**flow/run.sh**
```bash
#!/bin/bash
# the make line also repeats each setting of config.mk as NAME=value (left out here)
make -C /OpenROAD-flow-scripts/flow DESIGN_CONFIG=/design/flow/config.mk WORK_HOME=/design/flow/orfs CLKGATE_MAP_FILE= finish
```
**flow/design.v**
```verilog
`default_nettype none
module BobTop (
	clock,
	reset,
	rx,
	runway_override,
	emergency_override,
	tx,
	framing_error,
	runway_active,
	emergency,
	receiving,
	sending
);
	input wire clock;
	input wire reset;
	input wire rx;
	input wire [1:0] runway_override;
	input wire emergency_override;
	output wire tx;
	output wire framing_error;
	output wire [1:0] runway_active;
	output wire emergency;
	output wire receiving;
	output wire sending;
	wire [7:0] uart_rx_data;
	wire [7:0] uart_tx_data;
	wire uart_rx_valid;
	wire uart_tx_ready;
	wire uart_tx_send;
	UartRX #(
		.CLK_HZ(25000000),
		.BAUD_RATE(115200)
	) receiver(
		.clock(clock),
		.reset(reset),
		.rx(rx),
		.data(uart_rx_data),
		.done(uart_rx_valid),
		.framing_error(framing_error),
		.receiving(receiving)
	);
	UartTX #(
		.CLK_HZ(25000000),
		.BAUD_RATE(115200)
	) transmitter(
		.clock(clock),
		.reset(reset),
		.send(uart_tx_send),
		.data(uart_tx_data),
		.tx(tx),
		.ready(uart_tx_ready),
		.sending(sending)
	);
	reg [1:0] ro_temp;
	reg [1:0] ro_sync;
	reg eo_temp;
	reg eo_sync;
	always @(posedge clock) begin
		ro_temp <= runway_override;
		eo_temp <= emergency_override;
		ro_sync <= ro_temp;
		eo_sync <= eo_temp;
	end
	Bob bobby(
		.clock(clock),
		.reset(reset),
		.uart_rx_data(uart_rx_data),
		.uart_rx_valid(uart_rx_valid),
		.uart_tx_data(uart_tx_data),
		.uart_tx_ready(uart_tx_ready),
		.uart_tx_send(uart_tx_send),
		.runway_active(runway_active),
		.runway_override(ro_sync),
		.emergency_out(emergency),
		.emergency_override(eo_sync)
	);
endmodule
module Bob (
	clock,
	reset,
	uart_rx_data,
	uart_rx_valid,
	runway_override,
	emergency_override,
	uart_tx_data,
	uart_tx_ready,
	uart_tx_send,
	runway_active,
	emergency_out
);
	input wire clock;
	input wire reset;
	input wire [7:0] uart_rx_data;
	input wire uart_rx_valid;
	input wire [1:0] runway_override;
	input wire emergency_override;
	output wire [7:0] uart_tx_data;
	input wire uart_tx_ready;
	output wire uart_tx_send;
	output wire [1:0] runway_active;
	output wire emergency_out;
	wire [7:0] uart_request;
	wire uart_rd_request;
	wire uart_empty;
	wire runway_id;
	wire lock;
	wire unlock;
	reg [3:0] cleared_id_to_lock;
	wire sel_takeoff_id_lock;
	wire [9:0] runway;
	wire queue_takeoff_plane;
	wire unqueue_takeoff_plane;
	wire [3:0] cleared_takeoff_id;
	wire takeoff_fifo_full;
	wire takeoff_fifo_empty;
	wire queue_landing_plane;
	wire unqueue_landing_plane;
	wire [3:0] cleared_landing_id;
	wire landing_fifo_full;
	wire landing_fifo_empty;
	wire send_hold;
	wire send_say_ag;
	wire send_divert;
	wire send_divert_landing;
	wire send_valid_id;
	wire send_invalid_id;
	wire [1:0] send_clear;
	reg [7:0] reply_to_send;
	wire send_reply;
	wire queue_reply;
	wire reply_fifo_full;
	wire reply_fifo_empty;
	reg emergency;
	wire set_emergency;
	wire unset_emergency;
	reg [3:0] emergency_id;
	FIFO #(
		.WIDTH(8),
		.DEPTH(4)
	) uart_requests(
		.clock(clock),
		.reset(reset),
		.data_in(uart_rx_data),
		.we(uart_rx_valid),
		.re(uart_rd_request),
		.data_out({uart_request[7-:4], uart_request[3-:3], uart_request[0]}),
		.full(),
		.empty(uart_empty)
	);
	FIFO #(
		.WIDTH(4),
		.DEPTH(8)
	) takeoff_fifo(
		.clock(clock),
		.reset(reset),
		.data_in(uart_request[7-:4]),
		.we(queue_takeoff_plane),
		.re(unqueue_takeoff_plane),
		.data_out(cleared_takeoff_id),
		.full(takeoff_fifo_full),
		.empty(takeoff_fifo_empty)
	);
	FIFO #(
		.WIDTH(4),
		.DEPTH(8)
	) landing_fifo(
		.clock(clock),
		.reset(reset),
		.data_in(uart_request[7-:4]),
		.we(queue_landing_plane),
		.re(unqueue_landing_plane),
		.data_out(cleared_landing_id),
		.full(landing_fifo_full),
		.empty(landing_fifo_empty)
	);
	wire [3:0] new_id;
	reg [3:0] id_in;
	wire sel_diverted_id;
	wire take_id;
	wire release_id;
	wire id_full;
	wire [15:0] all_id;
	always @(*)
		if (sel_diverted_id)
			id_in = cleared_landing_id;
		else
			id_in = uart_request[7-:4];
	AircraftIDManager id_manager(
		.clock(clock),
		.reset(reset),
		.id_in(id_in),
		.release_id(release_id),
		.take_id(take_id),
		.id_out(new_id),
		.all_id(all_id),
		.full(id_full)
	);
	ReadRequestFsm fsm(
		.emergency(emergency_out),
		.clock(clock),
		.reset(reset),
		.uart_empty(uart_empty),
		.uart_request(uart_request),
		.takeoff_fifo_full(takeoff_fifo_full),
		.landing_fifo_full(landing_fifo_full),
		.takeoff_fifo_empty(takeoff_fifo_empty),
		.landing_fifo_empty(landing_fifo_empty),
		.reply_fifo_full(reply_fifo_full),
		.runway_active(runway_active),
		.all_id(all_id),
		.id_full(id_full),
		.emergency_id(emergency_id),
		.runway(runway),
		.uart_rd_request(uart_rd_request),
		.queue_takeoff_plane(queue_takeoff_plane),
		.queue_landing_plane(queue_landing_plane),
		.unqueue_takeoff_plane(unqueue_takeoff_plane),
		.unqueue_landing_plane(unqueue_landing_plane),
		.send_clear(send_clear),
		.send_hold(send_hold),
		.send_say_ag(send_say_ag),
		.send_divert(send_divert),
		.send_divert_landing(send_divert_landing),
		.send_invalid_id(send_invalid_id),
		.send_valid_id(send_valid_id),
		.queue_reply(queue_reply),
		.lock(lock),
		.unlock(unlock),
		.runway_id(runway_id),
		.set_emergency(set_emergency),
		.unset_emergency(unset_emergency),
		.take_id(take_id),
		.release_id(release_id),
		.sel_takeoff_id_lock(sel_takeoff_id_lock),
		.sel_diverted_id(sel_diverted_id)
	);
	always @(posedge clock)
		if (reset)
			reply_to_send <= 0;
		else if (send_clear[0] ^ send_clear[1]) begin
			if (send_clear[0]) begin
				reply_to_send[7-:4] <= cleared_takeoff_id;
				reply_to_send[3-:3] <= 3'b011;
				reply_to_send[0] <= runway_id;
			end
			else if (send_clear[1]) begin
				reply_to_send[7-:4] <= cleared_landing_id;
				reply_to_send[3-:3] <= 3'b011;
				reply_to_send[0] <= runway_id;
			end
		end
		else if (send_hold) begin
			reply_to_send[7-:4] <= uart_request[7-:4];
			reply_to_send[3-:3] <= 3'b100;
			reply_to_send[0] <= 1'b0;
		end
		else if (send_say_ag) begin
			reply_to_send[7-:4] <= uart_request[7-:4];
			reply_to_send[3-:3] <= 3'b101;
			reply_to_send[0] <= 1'b0;
		end
		else if (send_divert) begin
			reply_to_send[7-:4] <= uart_request[7-:4];
			reply_to_send[3-:3] <= 3'b110;
			reply_to_send[0] <= 1'b0;
		end
		else if (send_divert_landing) begin
			reply_to_send[7-:4] <= cleared_landing_id;
			reply_to_send[3-:3] <= 3'b110;
			reply_to_send[0] <= 1'b0;
		end
		else if (send_invalid_id) begin
			reply_to_send[7-:4] <= 4'd0;
			reply_to_send[3-:3] <= 3'b111;
			reply_to_send[0] <= 1'b1;
		end
		else if (send_valid_id) begin
			reply_to_send[7-:4] <= new_id;
			reply_to_send[3-:3] <= 3'b111;
			reply_to_send[0] <= 1'b0;
		end
	FIFO #(
		.WIDTH(8),
		.DEPTH(4)
	) uart_replies(
		.clock(clock),
		.reset(reset),
		.data_in(reply_to_send),
		.we(queue_reply),
		.re(send_reply),
		.data_out(uart_tx_data),
		.full(reply_fifo_full),
		.empty(reply_fifo_empty)
	);
	SendReplyFsm reply_fsm(
		.clock(clock),
		.reset(reset),
		.uart_tx_ready(uart_tx_ready),
		.reply_fifo_empty(reply_fifo_empty),
		.send_reply(send_reply),
		.uart_tx_send(uart_tx_send)
	);
	always @(*)
		if (sel_takeoff_id_lock)
			cleared_id_to_lock = cleared_takeoff_id;
		else
			cleared_id_to_lock = cleared_landing_id;
	RunwayManager runway_manager(
		.clock(clock),
		.reset(reset),
		.plane_id_unlock(uart_request[7-:4]),
		.plane_id_lock(cleared_id_to_lock),
		.runway_id(runway_id),
		.lock(lock),
		.unlock(unlock),
		.runway_active(runway_active),
		.runway_override(runway_override),
		.runway(runway)
	);
	always @(posedge clock)
		if (reset) begin
			emergency_id <= 4'd0;
			emergency <= 1'b0;
		end
		else if (set_emergency) begin
			emergency_id <= uart_request[7-:4];
			emergency <= 1'b1;
		end
		else if (unset_emergency)
			emergency <= 1'b0;
	assign emergency_out = emergency | emergency_override;
endmodule
module ReadRequestFsm (
	clock,
	reset,
	uart_empty,
	uart_request,
	takeoff_fifo_full,
	landing_fifo_full,
	takeoff_fifo_empty,
	landing_fifo_empty,
	reply_fifo_full,
	runway_active,
	emergency,
	all_id,
	id_full,
	emergency_id,
	runway,
	uart_rd_request,
	queue_takeoff_plane,
	queue_landing_plane,
	unqueue_takeoff_plane,
	unqueue_landing_plane,
	send_clear,
	send_hold,
	send_say_ag,
	send_divert,
	send_divert_landing,
	send_invalid_id,
	send_valid_id,
	queue_reply,
	lock,
	unlock,
	runway_id,
	set_emergency,
	unset_emergency,
	take_id,
	release_id,
	sel_takeoff_id_lock,
	sel_diverted_id
);
	input wire clock;
	input wire reset;
	input wire uart_empty;
	input wire [7:0] uart_request;
	input wire takeoff_fifo_full;
	input wire landing_fifo_full;
	input wire takeoff_fifo_empty;
	input wire landing_fifo_empty;
	input wire reply_fifo_full;
	input wire [1:0] runway_active;
	input wire emergency;
	input wire [15:0] all_id;
	input wire id_full;
	input wire [3:0] emergency_id;
	input wire [9:0] runway;
	output reg uart_rd_request;
	output reg queue_takeoff_plane;
	output reg queue_landing_plane;
	output reg unqueue_takeoff_plane;
	output reg unqueue_landing_plane;
	output reg [1:0] send_clear;
	output reg send_hold;
	output reg send_say_ag;
	output reg send_divert;
	output reg send_divert_landing;
	output reg send_invalid_id;
	output reg send_valid_id;
	output reg queue_reply;
	output reg lock;
	output reg unlock;
	output reg runway_id;
	output reg set_emergency;
	output reg unset_emergency;
	output reg take_id;
	output reg release_id;
	output reg sel_takeoff_id_lock;
	output reg sel_diverted_id;
	wire [3:0] plane_id;
	wire [2:0] msg_type;
	wire [1:0] msg_action;
	reg takeoff_first;
	reg reverse_takeoff_first;
	assign plane_id = uart_request[7-:4];
	assign msg_type = uart_request[3-:3];
	assign msg_action = uart_request[0];
	reg [2:0] state;
	reg [2:0] next_state;
	always @(*) begin
		uart_rd_request = 1'b0;
		queue_takeoff_plane = 1'b0;
		queue_landing_plane = 1'b0;
		unqueue_takeoff_plane = 1'b0;
		unqueue_landing_plane = 1'b0;
		send_clear = 2'b00;
		send_hold = 1'b0;
		send_say_ag = 1'b0;
		send_divert = 1'b0;
		send_divert_landing = 1'b0;
		send_invalid_id = 1'b0;
		send_valid_id = 1'b0;
		queue_reply = 1'b0;
		lock = 1'b0;
		unlock = 1'b0;
		runway_id = 1'b0;
		set_emergency = 1'b0;
		unset_emergency = 1'b0;
		take_id = 1'b0;
		release_id = 1'b0;
		sel_takeoff_id_lock = 1'b0;
		sel_diverted_id = 1'b0;
		reverse_takeoff_first = 1'b0;
		next_state = 3'b000;
		case (state)
			3'b000:
				if (uart_empty) begin
					if (emergency) begin
						if (!landing_fifo_empty) begin
							next_state = 3'b110;
							unqueue_landing_plane = 1'b1;
						end
						else
							next_state = 3'b000;
					end
					else if (runway_active != 2'b11) begin
						if (!takeoff_fifo_empty && !landing_fifo_empty) begin
							if (takeoff_first) begin
								next_state = 3'b100;
								unqueue_takeoff_plane = 1'b1;
							end
							else begin
								next_state = 3'b101;
								unqueue_landing_plane = 1'b1;
							end
						end
						else if (!takeoff_fifo_empty) begin
							next_state = 3'b100;
							unqueue_takeoff_plane = 1'b1;
						end
						else if (!landing_fifo_empty) begin
							next_state = 3'b101;
							unqueue_landing_plane = 1'b1;
						end
						else
							next_state = 3'b000;
					end
					else
						next_state = 3'b000;
				end
				else begin
					next_state = 3'b001;
					uart_rd_request = 1'b1;
				end
			3'b001:
				if (msg_type == 3'b000) begin
					if (all_id[plane_id]) begin
						next_state = 3'b010;
						if (msg_action == 1'b0) begin
							if (takeoff_fifo_full) begin
								send_divert = 1'b1;
								release_id = 1'b1;
							end
							else begin
								queue_takeoff_plane = 1'b1;
								send_hold = 1'b1;
							end
						end
						else if (msg_action == 1'b1) begin
							if (landing_fifo_full || emergency) begin
								send_divert = 1'b1;
								release_id = 1'b1;
							end
							else begin
								queue_landing_plane = 1'b1;
								send_hold = 1'b1;
							end
						end
					end
					else
						next_state = 3'b011;
				end
				else if (msg_type == 3'b001) begin
					if (all_id[plane_id]) begin
						next_state = 3'b011;
						if (!msg_action) begin
							if ((runway[4-:4] == plane_id) && runway[0])
								release_id = 1'b1;
							unlock = 1'b1;
							runway_id = 1'b0;
						end
						else if (msg_action) begin
							if ((runway[9-:4] == plane_id) && runway[5])
								release_id = 1'b1;
							unlock = 1'b1;
							runway_id = 1'b1;
						end
					end
					else
						next_state = 3'b011;
				end
				else if (msg_type == 3'b010) begin
					if (msg_action == 1'b1) begin
						if (!landing_fifo_empty) begin
							next_state = 3'b110;
							unqueue_landing_plane = 1'b1;
						end
						else
							next_state = 3'b000;
						set_emergency = 1'b1;
					end
					else if (msg_action == 1'b0) begin
						next_state = 3'b011;
						if (emergency_id == plane_id)
							unset_emergency = 1'b1;
						release_id = 1'b1;
					end
				end
				else if (msg_type == 3'b111) begin
					next_state = 3'b010;
					if (id_full)
						send_invalid_id = 1'b1;
					else begin
						send_valid_id = 1'b1;
						take_id = 1'b1;
					end
				end
				else begin
					next_state = 3'b010;
					send_say_ag = 1'b1;
				end
			3'b010:
				if (reply_fifo_full)
					next_state = 3'b010;
				else begin
					next_state = 3'b011;
					queue_reply = 1'b1;
				end
			3'b011:
				if (emergency) begin
					if (!landing_fifo_empty) begin
						next_state = 3'b110;
						unqueue_landing_plane = 1'b1;
					end
					else
						next_state = 3'b000;
				end
				else if (runway_active != 2'b11) begin
					if (!takeoff_fifo_empty && !landing_fifo_empty) begin
						if (takeoff_first) begin
							next_state = 3'b100;
							unqueue_takeoff_plane = 1'b1;
							reverse_takeoff_first = 1'b1;
						end
						else begin
							next_state = 3'b101;
							unqueue_landing_plane = 1'b1;
							reverse_takeoff_first = 1'b1;
						end
					end
					else if (!takeoff_fifo_empty) begin
						next_state = 3'b100;
						unqueue_takeoff_plane = 1'b1;
					end
					else if (!landing_fifo_empty) begin
						next_state = 3'b101;
						unqueue_landing_plane = 1'b1;
					end
					else
						next_state = 3'b000;
				end
				else
					next_state = 3'b000;
			3'b100: begin
				next_state = 3'b111;
				sel_takeoff_id_lock = 1'b1;
				if (!runway_active[0]) begin
					runway_id = 1'b0;
					lock = 1'b1;
					send_clear = 2'b01;
				end
				else if (!runway_active[1]) begin
					runway_id = 1'b1;
					lock = 1'b1;
					send_clear = 2'b01;
				end
			end
			3'b101: begin
				next_state = 3'b111;
				if (!runway_active[0]) begin
					runway_id = 1'b0;
					lock = 1'b1;
					send_clear = 2'b10;
				end
				else if (!runway_active[1]) begin
					runway_id = 1'b1;
					lock = 1'b1;
					send_clear = 2'b10;
				end
			end
			3'b110: begin
				next_state = 3'b111;
				send_divert_landing = 1'b1;
				sel_diverted_id = 1'b1;
				release_id = 1'b1;
			end
			3'b111: begin
				next_state = 3'b000;
				queue_reply = 1'b1;
			end
			default: next_state = 3'b000;
		endcase
	end
	always @(posedge clock)
		if (reset)
			state <= 3'b000;
		else
			state <= next_state;
	always @(posedge clock)
		if (reset)
			takeoff_first <= 1'b0;
		else if (reverse_takeoff_first)
			takeoff_first <= ~takeoff_first;
endmodule
module SendReplyFsm (
	clock,
	reset,
	uart_tx_ready,
	reply_fifo_empty,
	send_reply,
	uart_tx_send
);
	input wire clock;
	input wire reset;
	input wire uart_tx_ready;
	input wire reply_fifo_empty;
	output reg send_reply;
	output reg uart_tx_send;
	reg state;
	reg next_state;
	always @(*) begin
		send_reply = 1'b0;
		uart_tx_send = 1'b0;
		case (state)
			1'd0:
				if (reply_fifo_empty || !uart_tx_ready)
					next_state = 1'd0;
				else begin
					next_state = 1'd1;
					send_reply = 1'b1;
				end
			1'd1: begin
				next_state = 1'd0;
				uart_tx_send = 1'b1;
			end
			default: next_state = 1'd0;
		endcase
	end
	always @(posedge clock)
		if (reset)
			state <= 1'd0;
		else
			state <= next_state;
endmodule
module FIFO (
	clock,
	reset,
	data_in,
	we,
	re,
	data_out,
	full,
	empty
);
	parameter signed [31:0] WIDTH = 8;
	parameter signed [31:0] DEPTH = 4;
	input wire clock;
	input wire reset;
	input wire [WIDTH - 1:0] data_in;
	input wire we;
	input wire re;
	output reg [WIDTH - 1:0] data_out;
	output wire full;
	output wire empty;
	reg [(DEPTH * WIDTH) - 1:0] queue;
	reg [$clog2(DEPTH):0] count;
	reg [$clog2(DEPTH) - 1:0] put_ptr;
	reg [$clog2(DEPTH) - 1:0] get_ptr;
	assign empty = count == 0;
	assign full = count == DEPTH;
	always @(posedge clock)
		if (reset) begin
			count <= 0;
			get_ptr <= 0;
			put_ptr <= 0;
			data_out <= 0;
		end
		else if ((re && !empty) && we) begin
			data_out <= queue[get_ptr * WIDTH+:WIDTH];
			get_ptr <= get_ptr + 1;
			queue[put_ptr * WIDTH+:WIDTH] <= data_in;
			put_ptr <= put_ptr + 1;
		end
		else if (re && !empty) begin
			data_out <= queue[get_ptr * WIDTH+:WIDTH];
			get_ptr <= get_ptr + 1;
			count <= count - 1;
		end
		else if (we && !full) begin
			queue[put_ptr * WIDTH+:WIDTH] <= data_in;
			put_ptr <= put_ptr + 1;
			count <= count + 1;
		end
endmodule
module RunwayManager (
	clock,
	reset,
	plane_id_unlock,
	plane_id_lock,
	runway_id,
	lock,
	unlock,
	runway_override,
	runway_active,
	runway
);
	input wire clock;
	input wire reset;
	input wire [3:0] plane_id_unlock;
	input wire [3:0] plane_id_lock;
	input wire runway_id;
	input wire lock;
	input wire unlock;
	input wire [1:0] runway_override;
	output wire [1:0] runway_active;
	output reg [9:0] runway;
	assign runway_active[0] = runway[0] | runway_override[0];
	assign runway_active[1] = runway[5] | runway_override[1];
	always @(posedge clock)
		if (reset)
			runway <= 1'sb0;
		else if (lock && !unlock) begin
			if (runway_id) begin
				runway[9-:4] <= plane_id_lock;
				runway[5] <= 1'b1;
			end
			else begin
				runway[4-:4] <= plane_id_lock;
				runway[0] <= 1'b1;
			end
		end
		else if (!lock && unlock) begin
			if (runway_id) begin
				if (plane_id_unlock == runway[9-:4])
					runway[5] <= 1'b0;
			end
			else if (plane_id_unlock == runway[4-:4])
				runway[0] <= 1'b0;
		end
endmodule
module AircraftIDManager (
	clock,
	reset,
	id_in,
	release_id,
	take_id,
	id_out,
	all_id,
	full
);
	input wire clock;
	input wire reset;
	input wire [3:0] id_in;
	input wire release_id;
	input wire take_id;
	output wire [3:0] id_out;
	output wire [15:0] all_id;
	output wire full;
	reg [15:0] taken_id;
	reg [3:0] id_avail;
	assign all_id = taken_id;
	assign id_out = id_avail;
	assign full = taken_id == 16'hffff;
	always @(*) begin
		id_avail = 4'd0;
		case (1'b0)
			taken_id[0]: id_avail = 4'd0;
			taken_id[1]: id_avail = 4'd1;
			taken_id[2]: id_avail = 4'd2;
			taken_id[3]: id_avail = 4'd3;
			taken_id[4]: id_avail = 4'd4;
			taken_id[5]: id_avail = 4'd5;
			taken_id[6]: id_avail = 4'd6;
			taken_id[7]: id_avail = 4'd7;
			taken_id[8]: id_avail = 4'd8;
			taken_id[9]: id_avail = 4'd9;
			taken_id[10]: id_avail = 4'd10;
			taken_id[11]: id_avail = 4'd11;
			taken_id[12]: id_avail = 4'd12;
			taken_id[13]: id_avail = 4'd13;
			taken_id[14]: id_avail = 4'd14;
			taken_id[15]: id_avail = 4'd15;
			default: id_avail = 4'd0;
		endcase
	end
	always @(posedge clock)
		if (reset)
			taken_id <= 1'sb0;
		else if (release_id)
			taken_id[id_in] <= 1'b0;
		else if (take_id && !full)
			taken_id[id_avail] <= 1'b1;
endmodule
`default_nettype none
module UartRX (
	clock,
	reset,
	rx,
	data,
	done,
	framing_error,
	receiving
);
	parameter signed [31:0] CLK_HZ = 25000000;
	parameter signed [31:0] BAUD_RATE = 115200;
	input wire clock;
	input wire reset;
	input wire rx;
	output reg [7:0] data;
	output wire done;
	output wire framing_error;
	output wire receiving;
	wire start;
	wire tick;
	BaudRateGenerator #(
		.CLK_HZ(CLK_HZ),
		.BAUD_RATE(BAUD_RATE)
	) conductor(
		.clock(clock),
		.reset(reset),
		.start_rx(start),
		.start_tx(1'b0),
		.tick(tick)
	);
	wire collect_data;
	wire en_data_counter;
	wire clear_data_counter;
	reg [3:0] data_counter;
	wire done_data;
	always @(posedge clock)
		if (reset)
			data <= 1'sb0;
		else if (collect_data && tick) begin
			data <= data >> 1;
			data[7] <= rx;
		end
	assign done_data = data_counter == 4'd8;
	always @(posedge clock)
		if (reset || clear_data_counter)
			data_counter <= 1'sb0;
		else if (en_data_counter && tick)
			data_counter <= data_counter + 1'b1;
	UartRXFsm fsm(
		.clock(clock),
		.reset(reset),
		.tick(tick),
		.rx(rx),
		.done_data(done_data),
		.start(start),
		.collect_data(collect_data),
		.en_data_counter(en_data_counter),
		.clear_data_counter(clear_data_counter),
		.framing_error(framing_error),
		.done(done),
		.receiving(receiving)
	);
endmodule
module UartRXFsm (
	clock,
	reset,
	tick,
	rx,
	done_data,
	start,
	collect_data,
	en_data_counter,
	clear_data_counter,
	framing_error,
	done,
	receiving
);
	input wire clock;
	input wire reset;
	input wire tick;
	input wire rx;
	input wire done_data;
	output reg start;
	output reg collect_data;
	output reg en_data_counter;
	output reg clear_data_counter;
	output reg framing_error;
	output reg done;
	output reg receiving;
	reg [1:0] state;
	reg [1:0] next_state;
	always @(*) begin
		start = 1'b0;
		collect_data = 1'b0;
		en_data_counter = 1'b0;
		clear_data_counter = 1'b0;
		framing_error = 1'b0;
		done = 1'b0;
		receiving = 1'b0;
		next_state = 2'd0;
		case (state)
			2'd0:
				if (!rx) begin
					next_state = 2'd1;
					start = 1'b1;
				end
				else
					next_state = 2'd0;
			2'd1:
				if (tick && rx)
					next_state = 2'd0;
				else if (tick && !rx)
					next_state = 2'd2;
				else
					next_state = 2'd1;
			2'd2: begin
				if (tick && !done_data) begin
					next_state = 2'd2;
					collect_data = 1'b1;
					en_data_counter = 1'b1;
				end
				else if (tick && done_data) begin
					if (!rx) begin
						next_state = 2'd3;
						framing_error = 1'b1;
					end
					else begin
						next_state = 2'd0;
						clear_data_counter = 1'b1;
						done = 1'b1;
					end
				end
				else
					next_state = 2'd2;
				receiving = 1'b1;
			end
			2'd3: begin
				if (tick && rx) begin
					next_state = 2'd0;
					clear_data_counter = 1'b1;
				end
				else if (tick && !rx)
					next_state = 2'd3;
				framing_error = 1'b1;
			end
			default: next_state = 2'd0;
		endcase
	end
	always @(posedge clock)
		if (reset)
			state <= 2'd0;
		else
			state <= next_state;
endmodule
`default_nettype none
module UartTX (
	clock,
	reset,
	send,
	data,
	tx,
	ready,
	sending
);
	parameter signed [31:0] CLK_HZ = 25000000;
	parameter signed [31:0] BAUD_RATE = 115200;
	input wire clock;
	input wire reset;
	input wire send;
	input wire [7:0] data;
	output reg tx;
	output wire ready;
	output wire sending;
	wire start;
	wire tick;
	BaudRateGenerator #(
		.CLK_HZ(CLK_HZ),
		.BAUD_RATE(BAUD_RATE)
	) conductor(
		.clock(clock),
		.reset(reset),
		.start_rx(1'b0),
		.start_tx(start),
		.tick(tick)
	);
	wire en_data_counter;
	reg [3:0] data_counter;
	wire done_data;
	wire clear_data_counter;
	assign done_data = data_counter == 4'd8;
	always @(posedge clock)
		if (reset || clear_data_counter)
			data_counter <= 1'sb0;
		else if (en_data_counter && tick)
			data_counter <= data_counter + 1;
	reg [7:0] saved_data;
	reg data_bit;
	wire send_data;
	always @(posedge clock)
		if (reset)
			saved_data <= 1'sb0;
		else if (start)
			saved_data <= data;
		else if (send_data && tick)
			saved_data <= saved_data >> 1;
	always @(posedge clock)
		if (reset || start)
			data_bit <= 1'b0;
		else if (send_data && tick)
			data_bit <= saved_data[0];
	wire send_start_bit;
	wire send_stop_bit;
	always @(posedge clock)
		if (reset)
			tx <= 1'b1;
		else if (send_start_bit)
			tx <= 1'b0;
		else if (send_data)
			tx <= data_bit;
		else if (send_stop_bit)
			tx <= 1'b1;
		else
			tx <= 1'b1;
	UartTXFsm fsm(
		.clock(clock),
		.reset(reset),
		.send(send),
		.tick(tick),
		.done_data(done_data),
		.start(start),
		.send_start_bit(send_start_bit),
		.send_data(send_data),
		.send_stop_bit(send_stop_bit),
		.en_data_counter(en_data_counter),
		.clear_data_counter(clear_data_counter),
		.ready(ready),
		.sending(sending)
	);
endmodule
module UartTXFsm (
	clock,
	reset,
	send,
	tick,
	done_data,
	start,
	send_start_bit,
	send_data,
	send_stop_bit,
	en_data_counter,
	clear_data_counter,
	ready,
	sending
);
	input wire clock;
	input wire reset;
	input wire send;
	input wire tick;
	input wire done_data;
	output reg start;
	output reg send_start_bit;
	output reg send_data;
	output reg send_stop_bit;
	output reg en_data_counter;
	output reg clear_data_counter;
	output reg ready;
	output reg sending;
	reg [1:0] state;
	reg [1:0] next_state;
	always @(*) begin
		start = 1'b0;
		send_start_bit = 1'b0;
		send_data = 1'b0;
		send_stop_bit = 1'b0;
		en_data_counter = 1'b0;
		clear_data_counter = 1'b0;
		ready = 1'b0;
		sending = 1'b0;
		next_state = 2'd0;
		case (state)
			2'd0:
				if (send) begin
					next_state = 2'd1;
					start = 1'b1;
					send_start_bit = 1'b1;
				end
				else begin
					next_state = 2'd0;
					ready = 1'b1;
				end
			2'd1: begin
				if (tick) begin
					next_state = 2'd2;
					send_data = 1'b1;
					en_data_counter = 1'b1;
				end
				else begin
					next_state = 2'd1;
					send_start_bit = 1'b1;
				end
				sending = 1'b1;
			end
			2'd2: begin
				if (tick && done_data) begin
					next_state = 2'd3;
					send_stop_bit = 1'b1;
					clear_data_counter = 1'b1;
				end
				else begin
					next_state = 2'd2;
					send_data = 1'b1;
					en_data_counter = 1'b1;
				end
				sending = 1'b1;
			end
			2'd3: begin
				if (tick) begin
					next_state = 2'd0;
					ready = 1'b1;
				end
				else begin
					next_state = 2'd3;
					send_stop_bit = 1'b1;
				end
				sending = 1'b1;
			end
			default: next_state = 2'd0;
		endcase
	end
	always @(posedge clock)
		if (reset)
			state <= 2'd0;
		else
			state <= next_state;
endmodule
`default_nettype none
module BaudRateGenerator (
	clock,
	reset,
	start_rx,
	start_tx,
	tick
);
	parameter signed [31:0] CLK_HZ = 25000000;
	parameter signed [31:0] BAUD_RATE = 115200;
	input wire clock;
	input wire reset;
	input wire start_rx;
	input wire start_tx;
	output wire tick;
	parameter signed [31:0] DIVISOR = CLK_HZ / BAUD_RATE;
	reg [$clog2(DIVISOR) + 1:0] clockCount;
	assign tick = clockCount == DIVISOR;
	always @(posedge clock)
		if (reset | tick)
			clockCount <= 1'sb0;
		else if (start_rx)
			clockCount <= DIVISOR / 2;
		else if (start_tx)
			clockCount <= 1'sb0;
		else
			clockCount <= clockCount + 1'b1;
endmodule
```
**flow/config.mk**
```make
export PLATFORM = sky130hd
export DESIGN_NAME = BobTop
export DESIGN_NICKNAME = BobTop
export VERILOG_FILES = /design/flow/design.v
export SDC_FILE = /design/flow/constraint.sdc
export NUM_CORES = 4
export LEC_CHECK = 0
export ABC_AREA = 1
export CAP_MARGIN = 35
export CORE_ASPECT_RATIO = 1.35
export CORE_MARGIN = 2
export CORE_UTILIZATION = 72
export CTS_CLUSTER_DIAMETER = 36
export CTS_CLUSTER_SIZE = 10
export PLACE_DENSITY_LB_ADDON = 0.2
export SETUP_SLACK_MARGIN = 2.91
export SLEW_MARGIN = 20
```
**flow/constraint.sdc**
```tcl
create_clock -name core_clock -period 9.82 [get_ports {clock}]
set_input_delay 1.9640 -clock core_clock [delete_from_list [all_inputs] [get_ports {clock}]]
set_output_delay 1.9640 -clock core_clock [all_outputs]
set_load 0.01 [all_outputs]
```
==> results of run 1 <==
[metal layers]
layer	track usage	up-vias	routed length [um]
met1	0.403	6208	14400
met5	0	-	0
met3	0.0489	163	2640
met2	0.582	630	18600
li1	-	6529	-
met4	0.181	0	2090
[through the flow]
step                hold WS, ns   util  cells  instance area [sq um]
finish                    0.325  0.816   2209                  16900
global route              0.331  0.816   2209                  16900
CTS                       0.325  0.816   2209                  16900
detailed placement        0.313  0.748   2133                  15500
global placement          0.312  0.748   2133                  15500
floorplan                 0.310      -   1897                  15200
[area by class of cell]
type                    instances  area (sq um)
flip-flops and latches        295          7190
multi-input cells            1242          6650
fillers                      1322          3800
clock buffers                  62          1270
inverters                     291          1100
well taps                     283           354
repair buffers                 22           195
clock inverters                14           128
==> Slide: Implementation Results, run 1 <==
Physical Implementation Snapshot

Synthesis
  • Yosys reg bits: 295
  • Xor/xnor share: 0.0151
  • # Cells Yosys: ~1,900
  • Syn_nets: 1,948
  • Top cells by count: o21ai_0 (287), inv_1 (274), nand2_1 (247)
  • Simple Share, Synth: 0.168
  • Ao+oa area frac: 0.213
  • Top comb family, area: AND-OR/OR-AND gates
  • Yosys top cell area share: 0.253
  • Yosys stat area: 0.0152 sq mm
  • Asr flop ratio synth: 0
  • Synth area leader: edfxtp_1
  • Ys flop type: dfxtp_1
  • Post-synth EDFFs: 128
  • Adders+Majority by Area: 0.0390
  • Post-synthesis average cell area: 8.02 sq um
  • Distinct lib cells: between 50 and 60
  • Cell area leaders: edfxtp_1 (25%), dfxtp_1 (22%), o21ai_0 (9.4%)
  • Synth mux share: 0.000658
  • Syn Std Cell Area: 0.0152 sq mm
  • Post-Synthesis Cells: 1,897
  • Most instantiated library cell after synthesis: o21ai_0
  • Synth warn: 13
  • Post-synthesis sequential area ratio: 0.472

Placement
  • Placer Congestion: 0.955
  • DP Worst Slack: 4.59 ns
  • IO Port Bufs: 12
  • Post-DP HPWL: between 20 and 30 mm

Cells and area
  • Nets@finish: 1,945
  • Area growth from synthesis to layout: 11.0%

Clock network
  • Clock slew at reported path FFs: 0.05 ns
  • Post-cts hold-fix buffer tally: 0
  • Post-CTS Repair Setup Buffers: 0
  • Skew-Pair Late Insertion Delay: 0.53 ns
  • # resized after CTS: 0
  • Bufs on Longest Clock Path: 3
  • CTS Buf Count: 42
  • Root Buffer: clkbuf_16
  • Htree depth: 2
  • CTS Sinks: between 200 and 300
  • CTS tree: done

Power
  • Heaviest power group: registers
  • Sw Pwr: 1.09 mW
  • Pwr Total: approximately 3.7 mW
  • Cell Int Power: 2.57 mW
  • Leak: about 6.4 nW
  • Clock power share: 0.406
  • Reg power frac: 0.414
  • Clk power: ~1.5 mW
  • Combinational Power Share: 0.180
  • Comb. pwr: approximately 660 uW
  • Switching share of power: 0.298
  • VDD IR max: 0.176 mV
  • P_seq: ~1.5 mW
  • Cell Pwr Density: 217 mW/mm^2

Timing
  • Final min period: between 5 and 6 ns
  • Worst clock skew: ~0.020 ns
  • RSZ-0062 raised after global routing: false
  • Rel. slew slack: 0.388
  • Setup TNS: 0 ns
  • Tcrit/Tclk final: 0.534
  • Max-slew violation count: 0
  • Least-Margin Pin Slew: 0.918 ns
  • FMAX: 0.191 GHz
  • Final setup viols: 0
  • PnR worst setup slack: 4.58 ns
  • Fin. Hold Viols: 0

Floorplanning
  • Die Size: 0.0223 sq mm
  • Die Width: 129 um
  • Chip Height: 173 um
  • Initial core utilization: 0.736
  • IO Count: 13
  • Row count: around 61
  • Core footprint: 0.0207 sq mm

Critical path
  • Reg2Reg Depth: 15
  • Critical path capture point type: output port
  • Worst Setup SP: rx
  • Worst path top cell family by delay: buffers and inverters
  • Setup slack, reg-to-reg: 6.60 ns
  • Reg2Reg Capture Point: bobby.landing_fifo.count[3]$_SDFFE_PP0P_
  • WS Path Type: input pin to output port
  • Critical Path Source Type: input pin
  • Worst EP required: 7.86 ns
  • Worst path depth: 3
  • Crit-path most repeated cell: clkdlybuf4s50_1
  • Crit path largest cell delay: 0.56 ns
  • Worst r2r src: bobby.uart_requests.count[0]$_SDFFE_PP0P_
  • Max stage delay cell, worst path: clkdlybuf4s50_1
  • Worst Path Arrival: 3.28 ns
  • CP Max Fanout: 7
  • WP buf/inv: 2
  • CP endpoint: framing_error
  • Crit path cell chain: clkdlybuf4s50_1 > o21ai_0 > clkdlybuf4s50_1

GRT
  • Number of global-route vias before repair: 13,114
  • Total congestion overflow: 0
  • Initial antenna violation count: 0
  • First-pass GRT wire length: 61.6 mm
  • Total track usage: 0.338
  • Pin count of the biggest net entering global routing: 97

Run
  • MaxCap Viol Count: 0
  • Stage-log warning count: roughly 46

Routing
  • Drt via density: roughly 6.1
  • DR DRC count: 0
  • Mean routed wirelength per cell: between 15 and 20 um
  • Number of diodes: 0
  • Vias: between 10,000 and 15,000
  • DRT Pass-1 Iters: 9
  • Routed Antenna Nets: 0
  • Drt initial violations: 1,244
  • Routed wire length: approximately 38 mm

Outcome
  • Status: timing/DRC/antenna clean

Min path
  • Worst hold path type: register to register
  • Hold Startpoint: ro_temp[1]$_DFF_P_
  • Worst Hold End: ro_sync[1]$_DFF_P_
  • Worst Hold Depth: 0
==> run 2: changes to the inputs <==
ABC_AREA = 0   (was 1)
CAP_MARGIN = 5   (was 35)
CELL_PAD_IN_SITES_DETAIL_PLACEMENT = 0   (was default)
CELL_PAD_IN_SITES_GLOBAL_PLACEMENT = 0   (was default)
CORE_ASPECT_RATIO = 0.64   (was 1.35)
CORE_UTILIZATION = 60   (was 72)
CTS_CLUSTER_DIAMETER = 184   (was 36)
CTS_CLUSTER_SIZE = default   (was 10)
GPL_ROUTABILITY_DRIVEN = 0   (was default)
MAX_ROUTING_LAYER = met4   (was default)
PLACE_DENSITY_LB_ADDON = 0.12   (was 0.2)
SETUP_SLACK_MARGIN = default   (was 2.91)
clock period = 15.8 ns   (was 9.82 ns; I/O delays follow)
==> run 2 against run 1 <==
  * Via count shrank 18%
  * Global-route usage decreased by 6.4 points
  * Largest cell class unchanged
  * Combinational power is 21% higher
  * Flip-flop count did not move
  * Non-clock buffer count is 4 higher
  * Register-to-register slack gained 5.5 ns
  * Largest power group unchanged
  * Critical path depth grew 1
==> Slide: Implementation Results, run 2 <==
Physical Implementation Snapshot

Routing
  • Vias: 11,125
  • DRT Pass-1 Iters: 5
  • Routed Antenna Nets: 0
  • Routed wire length: 34.3 mm
  • Drt initial violations: 1,405
  • DR DRC count: 0
  • Number of diodes: 0
  • Drt via density: 6.09
  • Mean routed wirelength per cell: ~19 um

Critical path
  • Worst path depth: 4
  • WP buf/inv: 2
  • Worst EP required: 12.64 ns
  • Max stage delay cell, worst path: clkdlybuf4s50_1
  • CP Max Fanout: 9
  • CP endpoint: framing_error
  • Reg2Reg Capture Point: bobby.id_manager.taken_id[5]$_SDFFE_PP0P_
  • Crit path cell chain: clkdlybuf4s50_1 > nor4_1 > a21o_1 > clkdlybuf4s50_1
  • Reg2Reg Depth: 10
  • Setup slack, reg-to-reg: around 12 ns
  • Critical Path Source Type: input pin
  • Crit path largest cell delay: around 0.55 ns
  • Worst Setup SP: rx
  • Critical path capture point type: output port
  • Worst path top cell family by delay: buffers and inverters
  • WS Path Type: input pin to output port
  • Worst Path Arrival: 4.94 ns
  • Worst r2r src: bobby.fsm.state[6]$_DFF_P_
  • Crit-path most repeated cell: clkdlybuf4s50_1

Clock network
  • Htree depth: 1
  • Root Buffer: clkbuf_16
  • CTS tree: done
  • # resized after CTS: 0
  • Post-cts hold-fix buffer tally: 0
  • Post-CTS Repair Setup Buffers: 0
  • Bufs on Longest Clock Path: 3
  • Clock slew at reported path FFs: 0.06 ns
  • Skew-Pair Late Insertion Delay: around 0.55 ns
  • CTS Buf Count: 27
  • CTS Sinks: 295

Floorplanning
  • Row count: 46
  • Die Width: 201 um
  • Die Size: ~0.026 sq mm
  • Initial core utilization: 0.607
  • Chip Height: 130 um
  • Core footprint: 0.0246 sq mm
  • IO Count: 13

Synthesis
  • Ys flop type: dfxtp_1
  • Top cells by count: dfxtp_1 (167), nor2_1 (153), nand2_1 (138)
  • Asr flop ratio synth: 0
  • Simple Share, Synth: 0.158
  • Post-synth EDFFs: 128
  • Post-synthesis sequential area ratio: 0.481
  • Distinct lib cells: just under 70
  • Syn Std Cell Area: 0.0149 sq mm
  • Xor/xnor share: 0.0399
  • Syn_nets: 1,531
  • Yosys stat area: 0.0149 sq mm
  • Yosys top cell area share: 0.257
  • Yosys reg bits: 295
  • Top comb family, area: simple AND/OR/NAND/NOR gates
  • Synth warn: 13
  • Ao+oa area frac: 0.133
  • # Cells Yosys: approximately 1,500
  • Adders+Majority by Area: 0.0397
  • Post-synthesis average cell area: around 10 sq um
  • Synth area leader: edfxtp_1
  • Cell area leaders: edfxtp_1 (26%), dfxtp_1 (22%), mux4_2 (5.1%)
  • Synth mux share: 0.102
  • Post-Synthesis Cells: 1,480
  • Most instantiated library cell after synthesis: dfxtp_1

Cells and area
  • Fin area: about 0.016 sq mm
  • Nets@finish: roughly 1,500
  • Util after Layout: 0.660
  • Layout fillers: 2,018
  • Area growth from synthesis to layout: 8.76%

Power
  • P_seq: between 1 and 1.5 mW
  • VDD IR max: 0.0983 mV
  • Combinational Power Share: 0.321
  • Clock power share: 0.264
  • Comb. pwr: 800 uW
  • Heaviest power group: registers
  • Reg power frac: 0.414
  • Pwr Total: between 2 and 2.5 mW
  • Switching share of power: 0.360
  • Cell Pwr Density: 153 mW/mm^2
  • Clk power: around 660 uW
  • Cell Int Power: 1.59 mW
  • Leak: 6.06 nW
  • Sw Pwr: 897 uW

GRT
  • Number of global-route vias before repair: 10,514
  • Total track usage: 0.273
  • Initial antenna violation count: 0
  • First-pass GRT wire length: 55.8 mm
  • Total congestion overflow: 0
  • Pin count of the biggest net entering global routing: 70

Min path
  • Worst hold path type: register to register
  • Worst Hold End: eo_sync$_DFF_P_
  • Hold Startpoint: eo_temp$_DFF_P_
  • Worst Hold Depth: 0

Timing
  • Hold Slack: 0.326 ns
  • Rel. slew slack: 0.274
  • Worst clock skew: 0.00921 ns
  • Setup TNS: 0 ns
  • Final setup viols: 0
  • Least-Margin Pin Slew: 1.08 ns
  • FMAX: approximately 0.12 GHz
  • Max-slew violation count: 0
  • Tcrit/Tclk final: 0.512
  • RSZ-0062 raised after global routing: false
  • Fin. Hold Viols: 0
  • Final min period: 8.10 ns

Placement
  • Post-DP HPWL: 23.5 mm
  • Placed Instance Area: 0.0153 sq mm
  • IO Port Bufs: 12

Run
  • MaxCap Viol Count: 0
  • Stage-log warning count: 46

Outcome
  • Status: timing/DRC/antenna clean
[run 2: routing by layer]
metal / wire length, um / track usage
met3: 2580 / 0.0452
met2: 14200 / 0.386
met1: 16900 / 0.411
met4: 655 / 0.0619
met5: 0 / -
[run 2: cell type report]
cell class	count	area [sq um]	share of cell area
Clock buffer	39	811	0.0499
Clock inverter	10	76.3	0.00470
Inverter	117	439	0.0270
Multi-Input combinational cell	1003	7100	0.437
Sequential cell	295	7190	0.442
Tap cell	336	420	0.0259
Timing Repair Buffer	26	223	0.0137
[run 2: stage by stage]
stage / cells / worst slack [ns]
floorplan: 1480 / 8.80
global placement: 1777 / 7.78
detailed placement: 1777 / 7.74
CTS: 1826 / 7.71
global route: 1826 / 7.56
finish: 1826 / 7.70
==> run 3: changes to the inputs <==
ABC_AREA = default   (was 0)
CAP_MARGIN = 20   (was 5)
CELL_PAD_IN_SITES_DETAIL_PLACEMENT = default   (was 0)
CELL_PAD_IN_SITES_GLOBAL_PLACEMENT = default   (was 0)
CORE_ASPECT_RATIO = default   (was 0.64)
CORE_UTILIZATION = 71   (was 60)
CTS_CLUSTER_DIAMETER = 263   (was 184)
GPL_ROUTABILITY_DRIVEN = default   (was 0)
MAX_ROUTING_LAYER = default   (was met4)
PLACE_DENSITY_LB_ADDON = 0.01   (was 0.12)
clock period = 40.0 ns   (was 15.8 ns; I/O delays follow)
==> run 3 against run 2 <==
  * Still clean
  * Clock skew grew 0.015 ns
  * Register-to-register slack improved by 24 ns
  * Synthesized cell count unchanged
  * Cell count down 2.9%
  * Combinational power fell by 61%
  * Via count up 2.2%
  * Area after synthesis is the same
  * Flip-flop count unchanged
  * Non-clock buffer count fell by 1
  * Sequential share of layout area fell by 0.14 points
  * Power fell by 60%
  * Final area rose by 0.32%
  * Critical path type unchanged
  * Largest cell class unchanged
==> Slide: Implementation Results, run 3 <==
Physical Implementation Snapshot

Critical path
  • Worst Path Arrival: 9.66 ns
  • Worst path top cell family by delay: buffers and inverters
  • Worst path depth: 4
  • Critical path capture point type: output port
  • Reg2Reg Capture Point: bobby.uart_requests.count[2]$_SDFFE_PP0P_
  • Crit path largest cell delay: 0.55 ns
  • Worst r2r src: bobby.fsm.state[3]$_DFF_P_
  • Critical Path Source Type: input pin
  • Reg2Reg Depth: 9
  • Worst EP required: 32.00 ns
  • CP Max Fanout: 9
  • Worst Setup SP: rx
  • Crit path cell chain: clkdlybuf4s50_1 > nor4_1 > a21o_1 > clkdlybuf4s50_1
  • Max stage delay cell, worst path: clkdlybuf4s50_1
  • Crit-path most repeated cell: clkdlybuf4s50_1
  • WS Path Type: input pin to output port
  • WP buf/inv: 2
  • CP endpoint: framing_error
  • Setup slack, reg-to-reg: 36.58 ns

Power
  • Cell Int Power: 651 uW
  • Pwr Total: 1.00 mW
  • Switching share of power: 0.352
  • VDD IR max: ~0.042 mV
  • Clk power: 285 uW
  • Combinational Power Share: 0.312
  • Comb. pwr: 313 uW
  • Leak: 6.12 nW
  • Cell Pwr Density: 61.6 mW/mm^2
  • Sw Pwr: 354 uW
  • P_seq: ~410 uW
  • Clock power share: 0.284
  • Reg power frac: 0.404
  • Heaviest power group: registers

Synthesis
  • Synth warn: 13
  • Syn Std Cell Area: 0.0149 sq mm
  • Post-Synthesis Cells: ~1,500
  • Yosys top cell area share: 0.257
  • Syn_nets: 1,531
  • Simple Share, Synth: 0.158
  • Post-synthesis average cell area: 10.1 sq um
  • Yosys reg bits: roughly 300
  • Top comb family, area: simple AND/OR/NAND/NOR gates
  • Synth mux share: 0.102
  • Post-synthesis sequential area ratio: 0.481
  • Post-synth EDFFs: 128
  • # Cells Yosys: 1,480
  • Cell area leaders: edfxtp_1 (26%), dfxtp_1 (22%), mux4_2 (5.1%)
  • Xor/xnor share: 0.0399
  • Adders+Majority by Area: 0.0397
  • Top cells by count: dfxtp_1 (167), nor2_1 (153), nand2_1 (138)
  • Synth area leader: edfxtp_1
  • Yosys stat area: 0.0149 sq mm
  • Asr flop ratio synth: 0
  • Ys flop type: dfxtp_1
  • Ao+oa area frac: 0.133
  • Most instantiated library cell after synthesis: dfxtp_1
  • Distinct lib cells: 69

Run
  • MaxCap Viol Count: 0
  • Stage-log warning count: 46

Routing
  • Drt via density: 6.41
  • Routed wire length: 33.7 mm
  • DRT Pass-1 Iters: 5
  • Drt initial violations: 929
  • Vias: around 11,000
  • DR DRC count: 0
  • Metal3 WL: 2.30 mm
  • Routed metal-1 wirelength: 14.5 mm
  • Number of diodes: 0
  • DR top layer: met4
  • Met2 WL: 16.3 mm
  • Routed Antenna Nets: 0
  • Mean routed wirelength per cell: 19.0 um

Clock network
  • Clock slew at reported path FFs: around 0.06 ns
  • CTS tree: done
  • Skew-Pair Late Insertion Delay: approximately 0.57 ns
  • Post-cts hold-fix buffer tally: 0
  • Root Buffer: clkbuf_16
  • CTS Sinks: 295
  • CTS Buf Count: 31
  • Htree depth: 1
  • Bufs on Longest Clock Path: 3
  • Post-CTS Repair Setup Buffers: 0
  • # resized after CTS: 0

Cells and area
  • Util after Layout: 0.783
  • Layout fillers: 1,384
  • Nets@finish: 1,524
  • Fin area: 0.0163 sq mm
  • Register Area: 0.00719 sq mm
  • Logic area: 0.00710 sq mm
  • Finished Layout Cells: between 1,500 and 2,000
  • Area growth from synthesis to layout: 9.11%

Floorplanning
  • Core footprint: 0.0208 sq mm
  • Initial core utilization: 0.718
  • Die Width: 149 um
  • IO Count: 13
  • Chip Height: 149 um
  • Die Size: 0.0222 sq mm
  • Row count: 53

GRT
  • Number of global-route vias before repair: 11,106
  • First-pass GRT wire length: 55.0 mm
  • Initial antenna violation count: 0
  • Total track usage: 0.305
  • Pin count of the biggest net entering global routing: 65
  • Total congestion overflow: 0

Timing
  • PnR worst setup slack: 22.34 ns
  • Fin. Hold Viols: 0
  • Final setup viols: 0
  • Tcrit/Tclk final: 0.441
  • Hold Slack: 0.344 ns
  • Rel. slew slack: 0.270
  • Max-slew violation count: 0
  • Least-Margin Pin Slew: 1.09 ns
  • Final min period: 17.66 ns
  • Setup TNS: 0 ns
  • FMAX: 0.0566 GHz
  • Worst clock skew: approximately 0.024 ns
  • RSZ-0062 raised after global routing: false

Placement
  • Placed Instance Area: ~0.015 sq mm
  • Placer Congestion: 0.879
  • IO Port Bufs: 12
  • DP Worst Slack: 22.33 ns
  • Post-DP HPWL: 22.4 mm
  • # placed instances: 1,715

Outcome
  • Status: timing/DRC/antenna clean

Min path
  • Worst Hold End: eo_sync$_DFF_P_
  • Worst Hold Depth: 0
  • Worst hold path type: register to register
  • Hold Startpoint: eo_temp$_DFF_P_
-- run 3: area by class of cell --
type                       instances  area share
clock buffer                      48      0.0579
clock inverter                    10     0.00491
inverter                         117      0.0269
multi-input combinational       1003       0.435
sequential                       295       0.441
tap                              275      0.0211
timing repair buffer              25      0.0132
-- run 3: metal layers --
metal,track usage,vias up
met2,0.511,444
met4,0.0790,0
met5,0,-
met3,0.0401,54
met1,0.425,5536
li1,-,5332
==> run 4: changes to the inputs <==
CORE_UTILIZATION = 65   (was 71)
CTS_CLUSTER_DIAMETER = 328   (was 263)
HOLD_SLACK_MARGIN = -0.08   (was default)
PLACE_DENSITY_LB_ADDON = default   (was 0.01)
TNS_END_PERCENT = 5   (was default)
clock period = 29.7 ns   (was 40.0 ns; I/O delays follow)
==> run 4 against run 3 <==
  * Still clean on timing, DRC and antenna
  * Cell count grew 0.62%
  * Final area is 0.23% higher
  * Critical path depth is the same
  * Die size is 9.0% higher
  * Power is 35% higher
  * Via count decreased by 3.0%
  * Clock-buffer cell count fell by 4
  * Global-route usage decreased by 3.3 points
  * Sequential share of layout area shrank 0.10 points
  * Largest cell class unchanged
==> Slide: Implementation Results, run 4 <==
Physical Implementation Snapshot

Outcome
  • Status: timing/DRC/antenna clean

GRT
  • Total track usage: 0.272
  • Total congestion overflow: 0
  • Number of global-route vias before repair: about 11,000
  • Initial antenna violation count: 0
  • Pin count of the biggest net entering global routing: between 60 and 70
  • First-pass GRT wire length: between 50 and 60 mm

Timing
  • Least-Margin Pin Slew: 1.07 ns
  • RSZ-0062 raised after global routing: false
  • Tcrit/Tclk final: 0.458
  • Worst clock skew: roughly 0.011 ns
  • Final min period: 13.61 ns
  • Final setup viols: 0
  • Setup TNS: 0 ns
  • Max-slew violation count: 0
  • Fin. Hold Viols: 0
  • Rel. slew slack: 0.285
  • FMAX: 0.0735 GHz

Run
  • MaxCap Viol Count: 0
  • Stage-log warning count: between 40 and 50

Min path
  • Worst Hold End: eo_sync$_DFF_P_
  • Worst hold path type: register to register
  • Hold Startpoint: eo_temp$_DFF_P_
  • Worst Hold Depth: 0

Power
  • P_seq: 547 uW
  • VDD IR max: between 0.05 and 0.06 mV
  • Leak: 6.14 nW
  • Comb. pwr: between 400 and 500 uW
  • Reg power frac: 0.403
  • Clock power share: 0.288
  • Heaviest power group: registers
  • Combinational Power Share: 0.309
  • Cell Pwr Density: 83.1 mW/mm^2
  • Switching share of power: 0.351
  • Clk power: around 400 uW
  • Pwr Total: 1.36 mW
  • Sw Pwr: ~480 uW
  • Cell Int Power: between 800 and 900 uW

Critical path
  • Reg2Reg Capture Point: bobby.uart_requests.count[2]$_SDFFE_PP0P_
  • Worst path depth: 4
  • Critical Path Source Type: input pin
  • CP Max Fanout: 9
  • Crit-path most repeated cell: clkdlybuf4s50_1
  • Worst Setup SP: rx
  • Worst Path Arrival: 7.67 ns
  • CP endpoint: framing_error
  • WS Path Type: input pin to output port
  • Worst EP required: between 20 and 25 ns
  • Max stage delay cell, worst path: clkdlybuf4s50_1
  • Crit path cell chain: clkdlybuf4s50_1 > nor4_1 > a21o_1 > clkdlybuf4s50_1
  • Critical path capture point type: output port
  • Worst r2r src: bobby.fsm.state[3]$_DFF_P_
  • Setup slack, reg-to-reg: 26.09 ns
  • Crit path largest cell delay: 0.55 ns
  • Worst path top cell family by delay: buffers and inverters
  • WP buf/inv: 2
  • Reg2Reg Depth: 9

Synthesis
  • Syn_nets: about 1,500
  • Synth area leader: edfxtp_1
  • Post-synth EDFFs: ~130
  • Distinct lib cells: just under 70
  • Post-Synthesis Cells: between 1,000 and 1,500
  • Ao+oa area frac: 0.133
  • Top cells by count: dfxtp_1 (167), nor2_1 (153), nand2_1 (138)
  • Yosys reg bits: 295
  • # Cells Yosys: 1,480
  • Synth warn: 13
  • Yosys stat area: about 0.015 sq mm
  • Adders+Majority by Area: 0.0397
  • Yosys top cell area share: 0.257
  • Cell area leaders: edfxtp_1 (26%), dfxtp_1 (22%), mux4_2 (5.1%)
  • Ys flop type: dfxtp_1
  • Most instantiated library cell after synthesis: dfxtp_1
  • Top comb family, area: simple AND/OR/NAND/NOR gates
  • Synth mux share: 0.102
  • Post-synthesis average cell area: slightly above 10 sq um
  • Xor/xnor share: 0.0399
  • Asr flop ratio synth: 0
  • Post-synthesis sequential area ratio: 0.481
  • Syn Std Cell Area: 0.0149 sq mm
  • Simple Share, Synth: 0.158

Placement
  • Post-DP HPWL: 22.0 mm
  • # placed instances: 1,725
  • IO Port Bufs: 12
  • Placed Instance Area: 0.0153 sq mm
  • Placer Congestion: about 0.87

Clock network
  • Htree depth: 1
  • CTS tree: done
  • Root Buffer: clkbuf_16
  • Post-CTS Repair Setup Buffers: 0
  • Bufs on Longest Clock Path: 3
  • Skew-Pair Late Insertion Delay: about 0.56 ns
  • # resized after CTS: 0
  • Clock slew at reported path FFs: 0.06 ns
  • Post-cts hold-fix buffer tally: 0
  • CTS Buf Count: 31
  • CTS Sinks: 295

Routing
  • Routed Antenna Nets: 0
  • Mean routed wirelength per cell: around 18 um
  • Vias: 11,029
  • Routed wire length: approximately 33 mm
  • Drt initial violations: 864
  • DRT Pass-1 Iters: 5
  • Number of diodes: 0
  • DR DRC count: 0
  • Drt via density: 6.18

Floorplanning
  • Chip Height: between 150 and 200 um
  • Row count: 55
  • Initial core utilization: 0.662
  • Die Width: 156 um
  • Die Size: between 0.02 and 0.025 sq mm
  • IO Count: 13
  • Core footprint: about 0.023 sq mm

Cells and area
  • Area growth from synthesis to layout: 9.36%
  • Nets@finish: 1,525
  • Finished Layout Cells: between 1,500 and 2,000
  • Fin area: ~0.016 sq mm
[run 4: per-layer routing]
layer  part of all wire  GRT usage
met1               0.46      0.395
met2               0.46      0.435
met3              0.063     0.0389
met4              0.014     0.0647
met5                  0          0
[run 4: layout make-up]
| class | count | area, sq um |
|---|---|---|
| Clock buffer | 44 | 951 |
| Fill cell | 1649 | 6230 |
| Timing Repair Buffer | 26 | 220 |
| Sequential cell | 295 | 7190 |
| Clock inverter | 14 | 100 |
| Inverter | 117 | 439 |
| Multi-Input combinational cell | 1003 | 7090 |
| Tap cell | 285 | 357 |
[run 4: per-stage QoR]
step	hold slack, ns	utilization	worst slack [ns]
after floorplan	0.310	-	17.14
after global placement	0.313	0.677	16.15
after detailed placement	0.315	0.677	16.14
after CTS	0.340	0.723	16.14
after global routing	0.344	0.724	16.01
final	0.335	0.724	16.09
==> run 5: changes to the inputs <==
CORE_UTILIZATION = 68   (was 65)
CTS_CLUSTER_DIAMETER = 44   (was 328)
HOLD_SLACK_MARGIN = default   (was -0.08)
TNS_END_PERCENT = default   (was 5)
clock period = 30.9 ns   (was 29.7 ns; I/O delays follow)
==> run 5 against run 4 <==
  * Sequential power down 4.6%
  * Flip-flop count unchanged
  * Wire length up 2.7%
  * Utilization up 3.8 points
  * Critical path type unchanged
  * Critical endpoint unchanged
  * Largest cell class unchanged
  * Highest routed layer unchanged
==> Slide: Implementation Results, run 5 <==
Physical Implementation Snapshot

Synthesis
  • Ys flop type: dfxtp_1
  • Adders+Majority by Area: 0.0397
  • Syn_nets: 1,531
  • Syn Std Cell Area: 0.0149 sq mm
  • Distinct lib cells: 69
  • Most instantiated library cell after synthesis: dfxtp_1
  • Xor/xnor share: 0.0399
  • Top comb family, area: simple AND/OR/NAND/NOR gates
  • Synth mux share: 0.102
  • Post-Synthesis Cells: between 1,000 and 1,500
  • Cell area leaders: edfxtp_1 (26%), dfxtp_1 (22%), mux4_2 (5.1%)
  • # Cells Yosys: 1,480
  • Yosys stat area: approximately 0.015 sq mm
  • Asr flop ratio synth: 0
  • Synth area leader: edfxtp_1
  • Post-synthesis sequential area ratio: 0.481
  • Post-synth EDFFs: 128
  • Ao+oa area frac: 0.133
  • Simple Share, Synth: 0.158
  • Yosys top cell area share: 0.257
  • Top cells by count: dfxtp_1 (167), nor2_1 (153), nand2_1 (138)
  • Yosys reg bits: 295
  • Post-synthesis average cell area: 10.1 sq um
  • Synth warn: 13

Routing
  • Mean routed wirelength per cell: about 19 um
  • DRT Pass-1 Iters: 5
  • Routed wire length: 33.4 mm
  • Routed Antenna Nets: 0
  • Drt via density: between 6 and 7
  • Vias: 11,213
  • Number of diodes: 0
  • DR DRC count: 0
  • Drt initial violations: 959

Clock network
  • Post-cts hold-fix buffer tally: 0
  • CTS Buf Count: 37
  • CTS Sinks: 295
  • CTS tree: done
  • Bufs on Longest Clock Path: 3
  • # resized after CTS: 0
  • Skew-Pair Late Insertion Delay: 0.52 ns
  • Root Buffer: clkbuf_16
  • Post-CTS Repair Setup Buffers: 0
  • Htree depth: 2
  • Clock slew at reported path FFs: 0.06 ns

Power
  • Cell Int Power: between 800 and 900 uW
  • Switching share of power: 0.350
  • Leak: 6.22 nW
  • Comb. pwr: 408 uW
  • Cell Pwr Density: 82.2 mW/mm^2
  • Combinational Power Share: 0.301
  • VDD IR max: 0.0467 mV
  • Heaviest power group: registers
  • P_seq: 522 uW
  • Clock power share: 0.315
  • Reg power frac: 0.385
  • Sw Pwr: 475 uW
  • Clk power: 428 uW
  • Pwr Total: 1.36 mW

Timing
  • Fin. Hold Viols: 0
  • Max-slew violation count: 0
  • Least-Margin Pin Slew: 1.12 ns
  • Tcrit/Tclk final: 0.455
  • Final min period: 14.05 ns
  • FMAX: 0.0712 GHz
  • Worst clock skew: 0.0174 ns
  • Rel. slew slack: 0.254
  • Setup TNS: 0 ns
  • RSZ-0062 raised after global routing: false
  • Final setup viols: 0

Cells and area
  • Layout fillers: 1,489
  • Nets@finish: 1,533
  • Finished Layout Cells: 1,791
  • Area growth from synthesis to layout: 10.6%

Floorplanning
  • Core footprint: about 0.022 sq mm
  • IO Count: 13
  • Die Width: between 150 and 200 um
  • Chip Height: 152 um
  • Die Size: 0.0232 sq mm
  • Initial core utilization: 0.689
  • Row count: 54

Min path
  • Worst Hold End: eo_sync$_DFF_P_
  • Worst Hold Depth: 0
  • Hold Startpoint: eo_temp$_DFF_P_
  • Worst hold path type: register to register

GRT
  • Number of global-route vias before repair: 10,790
  • First-pass GRT wire length: approximately 55 mm
  • Pin count of the biggest net entering global routing: 70
  • Total track usage: 0.287
  • Initial antenna violation count: 0
  • Total congestion overflow: 0

Critical path
  • Max stage delay cell, worst path: clkdlybuf4s50_1
  • Critical path capture point type: output port
  • CP Max Fanout: 9
  • WS Path Type: input pin to output port
  • Crit path largest cell delay: roughly 0.55 ns
  • Critical Path Source Type: input pin
  • Reg2Reg Depth: 9
  • Setup slack, reg-to-reg: 27.28 ns
  • WP buf/inv: 2
  • Worst path depth: 4
  • Worst r2r src: bobby.fsm.state[3]$_DFF_P_
  • Worst path top cell family by delay: buffers and inverters
  • Reg2Reg Capture Point: bobby.uart_requests.count[2]$_SDFFE_PP0P_
  • Worst EP required: 24.72 ns
  • Worst Path Arrival: 7.87 ns
  • Worst Setup SP: rx
  • Crit-path most repeated cell: clkdlybuf4s50_1
  • Crit path cell chain: clkdlybuf4s50_1 > nor4_1 > a21o_1 > clkdlybuf4s50_1
  • CP endpoint: framing_error

Placement
  • IO Port Bufs: 12
  • Post-DP HPWL: 22.2 mm
  • # placed instances: around 1,700
  • Placer Congestion: 0.842

Run
  • MaxCap Viol Count: 0
  • Stage-log warning count: 48

Outcome
  • Status: timing/DRC/antenna clean
run 5: final cells by class:
type / count / area, sq um / area share
Clock inverter: 20 / 159 / 0.00961
Tap cell: 280 / 350 / 0.0212
Timing Repair Buffer: 28 / 233 / 0.0141
Clock buffer: 48 / 1070 / 0.0650
Sequential cell: 295 / 7190 / 0.435
Multi-Input combinational cell: 1003 / 7090 / 0.429
Inverter: 117 / 439 / 0.0266
run 5: per-stage QoR:
| step | instance area (sq um) | setup WS, ns | utilization | hold WS [ns] |
|---|---|---|---|---|
| after floorplan | 14900 | 17.86 | - | 0.310 |
| after global placement | 15300 | 16.88 | 0.704 | 0.312 |
| after detailed placement | 15300 | 16.84 | 0.705 | 0.315 |
| after CTS | 16500 | 16.85 | 0.761 | 0.328 |
| after global routing | 16500 | 16.73 | 0.762 | 0.329 |
| final | 16500 | 16.85 | 0.762 | 0.326 |
run 5: metal layers:
| layer | up-vias | GRT usage | share of wire |
|---|---|---|---|
| li1 | 5359 | - | - |
| met1 | 5373 | 0.408 | 0.45 |
| met2 | 420 | 0.459 | 0.46 |
| met3 | 61 | 0.0435 | 0.067 |
| met4 | 0 | 0.0912 | 0.022 |
| met5 | - | 0 | 0 |
==> run 6: changes to the inputs <==
CORE_UTILIZATION = 72   (was 68)
CTS_CLUSTER_DIAMETER = default   (was 44)
PLACE_DENSITY_LB_ADDON = 0.21   (was default)
clock period = 40.0 ns   (was 30.9 ns; I/O delays follow)
==> run 6 against run 5 <==
  * Worst hold slack improved by 0.012 ns
  * Critical endpoint unchanged
  * Final area decreased by 1.8%
  * Register-to-register slack better by 9.1 ns
==> Slide: Implementation Results, run 6 <==
Physical Implementation Snapshot

Synthesis
  • Post-synth EDFFs: 128
  • Cell area leaders: edfxtp_1 (26%), dfxtp_1 (22%), mux4_2 (5.1%)
  • Ys flop type: dfxtp_1
  • Post-Synthesis Cells: 1,480
  • Yosys stat area: 0.0149 sq mm
  • Yosys reg bits: 295
  • Synth warn: 13
  • Yosys top cell area share: 0.257
  • Synth area leader: edfxtp_1
  • Xor/xnor share: 0.0399
  • # Cells Yosys: 1,480
  • Asr flop ratio synth: 0
  • Distinct lib cells: slightly below 70
  • Top cells by count: dfxtp_1 (167), nor2_1 (153), nand2_1 (138)
  • Adders+Majority by Area: 0.0397
  • Synth mux share: 0.102
  • Syn_nets: around 1,500
  • Simple Share, Synth: 0.158
  • Most instantiated library cell after synthesis: dfxtp_1
  • Post-synthesis sequential area ratio: 0.481
  • Top comb family, area: simple AND/OR/NAND/NOR gates
  • Post-synthesis average cell area: 10.1 sq um
  • Syn Std Cell Area: 0.0149 sq mm
  • Ao+oa area frac: 0.133

Routing
  • DR DRC count: 0
  • Mean routed wirelength per cell: 19.1 um
  • DRT Pass-1 Iters: 5
  • Routed wire length: 33.8 mm
  • Routed Antenna Nets: 0
  • Number of diodes: 0
  • Drt via density: 6.47
  • Vias: 11,414
  • Drt initial violations: roughly 1,100

Clock network
  • Post-cts hold-fix buffer tally: 0
  • Skew-Pair Late Insertion Delay: roughly 0.56 ns
  • CTS tree: done
  • CTS Sinks: 295
  • Post-CTS Repair Setup Buffers: 0
  • # resized after CTS: 0
  • Clock slew at reported path FFs: around 0.06 ns
  • Bufs on Longest Clock Path: 3
  • CTS Buf Count: 30
  • Root Buffer: clkbuf_16
  • Htree depth: 1

Placement
  • IO Port Bufs: 12
  • Placed Instance Area: 0.0152 sq mm
  • DP Worst Slack: 22.34 ns
  • Placer Congestion: 0.907
  • Post-DP HPWL: 22.3 mm

Floorplanning
  • Die Width: approximately 150 um
  • IO Count: 13
  • Die Size: 0.0219 sq mm
  • Core footprint: roughly 0.020 sq mm
  • Initial core utilization: 0.736
  • Row count: 52
  • Chip Height: 148 um

Critical path
  • CP Max Fanout: 9
  • Setup slack, reg-to-reg: 36.41 ns
  • Crit path largest cell delay: between 0.5 and 0.6 ns
  • Worst Path Arrival: 9.65 ns
  • Crit path cell chain: clkdlybuf4s50_1 > nor4_1 > a21o_1 > clkdlybuf4s50_1
  • Worst path depth: 4
  • WP buf/inv: 2
  • Reg2Reg Capture Point: bobby.uart_requests.count[2]$_SDFFE_PP0P_
  • Max stage delay cell, worst path: clkdlybuf4s50_1
  • Critical path capture point type: output port
  • Worst r2r src: bobby.fsm.state[4]$_DFF_P_
  • WS Path Type: input pin to output port
  • Critical Path Source Type: input pin
  • Worst EP required: about 32 ns
  • Worst Setup SP: rx
  • Reg2Reg Depth: 9
  • Crit-path most repeated cell: clkdlybuf4s50_1
  • Worst path top cell family by delay: buffers and inverters
  • CP endpoint: framing_error

Power
  • Combinational Power Share: 0.318
  • Switching share of power: 0.356
  • VDD IR max: about 0.046 mV
  • Cell Int Power: 646 uW
  • P_seq: approximately 410 uW
  • Cell Pwr Density: 61.8 mW/mm^2
  • Heaviest power group: registers
  • Reg power frac: 0.405
  • Clock power share: 0.277
  • Clk power: 277 uW
  • Comb. pwr: 319 uW
  • Leak: 6.09 nW
  • Sw Pwr: 357 uW

Min path
  • Hold Startpoint: eo_temp$_DFF_P_
  • Worst Hold End: eo_sync$_DFF_P_
  • Worst Hold Depth: 0
  • Worst hold path type: register to register

Timing
  • Worst clock skew: 0.0139 ns
  • RSZ-0062 raised after global routing: false
  • PnR worst setup slack: approximately 22 ns
  • Max-slew violation count: 0
  • Final setup viols: 0
  • Final min period: ~18 ns
  • Fin. Hold Viols: 0
  • Tcrit/Tclk final: 0.441
  • Rel. slew slack: 0.264
  • Setup TNS: 0 ns
  • FMAX: between 0.05 and 0.06 GHz
  • Least-Margin Pin Slew: 1.10 ns

GRT
  • Total track usage: 0.312
  • Total congestion overflow: 0
  • Pin count of the biggest net entering global routing: 65
  • First-pass GRT wire length: 56.0 mm
  • Initial antenna violation count: 0
  • Number of global-route vias before repair: 11,287

Cells and area
  • Fin area: 0.0162 sq mm
  • Util after Layout: 0.799
  • Nets@finish: about 1,500
  • Area growth from synthesis to layout: 8.58%

Run
  • MaxCap Viol Count: 0
  • Stage-log warning count: 46

Outcome
  • Status: timing/DRC/antenna clean
run 6: layout make-up:
cell class                      instances  area, sq um
Tap cell                              270          338
Timing Repair Buffer                   24          208
Sequential cell                       295         7190
Fill cell                            1256         4070
Clock buffer                           43          865
Multi-Input combinational cell       1003         7080
Inverter                              117          439
Clock inverter                         13          114
run 6: per-layer routing:
layer | share of wire | global-route usage
met5 | 0 | 0
met4 | 0.027 | 0.0919
met3 | 0.087 | 0.0442
met2 | 0.47 | 0.520
met1 | 0.41 | 0.430
run 6: per-stage QoR:
stage	hold WS [ns]	std cells	total power, mW
6_report	0.337	1765	1.00
5_1_grt	0.350	1765	1.05
4_1_cts	0.341	1765	0.998
3_5_place_dp	0.328	1709	0.719
3_3_place_gp	0.311	1709	0.704
2_1_floorplan	0.310	1480	0.639
Power and IR drop assume default switching activity.
